// DSP
module DSP(A,B,C,D,CARRYIN,M,P,CARRYOUT,CARRYOUTF,CLK,OPMODE,
CEA,CEB,CEC,CED,CECARRYIN,CEM,CEP,CEOPMODE,
RSTA,RSTB,RSTC,RSTD,RSTCARRYIN,RSTM,RSTP,RSTOPMODE,
BCOUT,PCIN,PCOUT);
input[17:0] A, B, D;
input[47:0] C,PCIN;
input[7:0] OPMODE;
input CARRYIN,CLK,CEA,CEB,CEC,CECARRYIN,CED,CEM,CEP,CEOPMODE;
input RSTA,RSTB,RSTC,RSTD,RSTCARRYIN,RSTM,RSTP,RSTOPMODE;
output wire[35:0] M;
output wire[47:0] P,PCOUT;
output wire[17:0] BCOUT;
output CARRYOUT,CARRYOUTF;
parameter A0REG=0;	 
parameter A1REG=1; 
parameter B0REG=0;
parameter B1REG=1;
parameter CREG=1;
parameter DREG=1;
parameter MREG=1;
parameter PREG=1;
parameter CARRYINREG=1;
parameter CARRYOUTREG=1;
parameter OPMODEREG=1;
parameter CARRYINSEL="OPMODE5";  
parameter B_INPUT="DIRECT";  
parameter RSTTYPE="SYNC";   
wire[7:0] OPMODE_REG;
wire[17:0] D_REG;
reg[17:0] B0_IN;
wire[17:0] B0_REG;
reg[17:0] PRE_RESULT;
wire[17:0] B1_IN;
wire[17:0] B1_REG;
wire[17:0] A0_REG;
wire[17:0] A1_REG;
wire[35:0] Product_Result;
wire[35:0] M_REG;
reg[47:0] X_OUT;
reg[47:0] Z_OUT;
wire[48:0] Post_Result;
wire[47:0] C_REG;
reg Carry_IN;  
wire CIN; 
wire Carry_Out_In;
reg_mux #(.WIDTH(18), .PIPELINE(DREG), .RESET_TYPE(RSTTYPE)) DREG_INST(.in(D), .out(D_REG), .clk(CLK), .ce(CED), .rst(RSTD));
reg_mux #(.WIDTH(18), .PIPELINE(B0REG), .RESET_TYPE(RSTTYPE)) B0REG_INST(.in(B0_IN), .out(B0_REG), .clk(CLK), .ce(CEB), .rst(RSTB));
reg_mux #(.WIDTH(18), .PIPELINE(B1REG), .RESET_TYPE(RSTTYPE)) B1REG_INST(.in(B1_IN), .out(B1_REG), .clk(CLK), .ce(CEB), .rst(RSTB));
  ...
Size in the first run: ~330 I/O pins, about 0.031 mm^2 of cells after synthesis.
make LEC_CHECK=0 ABC_AREA=1 CAP_MARGIN=15 CORE_ASPECT_RATIO=0.98 CORE_MARGIN=2 CORE_UTILIZATION=72 CTS_CLUSTER_DIAMETER=350 CTS_CLUSTER_SIZE=72 GPL_ROUTABILITY_DRIVEN=0 HOLD_SLACK_MARGIN=-0.1 MAX_ROUTING_LAYER=met5 PLACE_DENSITY_LB_ADDON=0.27 SETUP_SLACK_MARGIN=1.45 SLEW_MARGIN=0 TNS_END_PERCENT=5 finish   # period 5.62 ns
run.sh (not shown) runs the stock make flow with config.mk's settings and CLKGATE_MAP_FILE=.
The first run stopped in global routing (5_1_grt).
Next try:
Settings changed: ABC_AREA 1 to not set, CAP_MARGIN 15 to 20, CORE_ASPECT_RATIO 0.98 to not set, CORE_UTILIZATION 72 to 40, CTS_CLUSTER_DIAMETER 350 to not set, CTS_CLUSTER_SIZE 72 to not set, GPL_ROUTABILITY_DRIVEN 0 to not set, HOLD_SLACK_MARGIN -0.1 to not set, MAX_ROUTING_LAYER met5 to not set, PLACE_DENSITY set to 0.6, PLACE_DENSITY_LB_ADDON 0.27 to not set, SETUP_SLACK_MARGIN 1.45 to not set, SLEW_MARGIN 0 to 20, TNS_END_PERCENT 5 to not set.
Clock period 5.62 ns to 7.26 ns, I/O delays scaled along.
Effect:
- This time the run finished clean
- die size rose by well over a third
- area after synthesis decreases by roughly a tenth
- synthesized cell count goes down by a quarter to a third
Next try:
Settings changed: CORE_UTILIZATION 40 to 63, CTS_CLUSTER_DIAMETER set to 42, CTS_CLUSTER_SIZE set to 61, MAX_ROUTING_LAYER set to met4.
Clock period 7.26 ns to 5.3 ns, I/O delays scaled along.
Outcome: Now the flow finished with negative setup slack left; setup slack got worse by 1.6 ns; synthesized area does not change; critical path depth goes up by 2; first-iteration DRC count goes up by 83%; die size goes down by 36%; combinational power goes up by 69%; total power goes up by 52%; worst hold slack improved by 0.010 ns; non-clock buffer count goes up by 187.
No activity file was given, so power comes from the tool's default toggle rates.
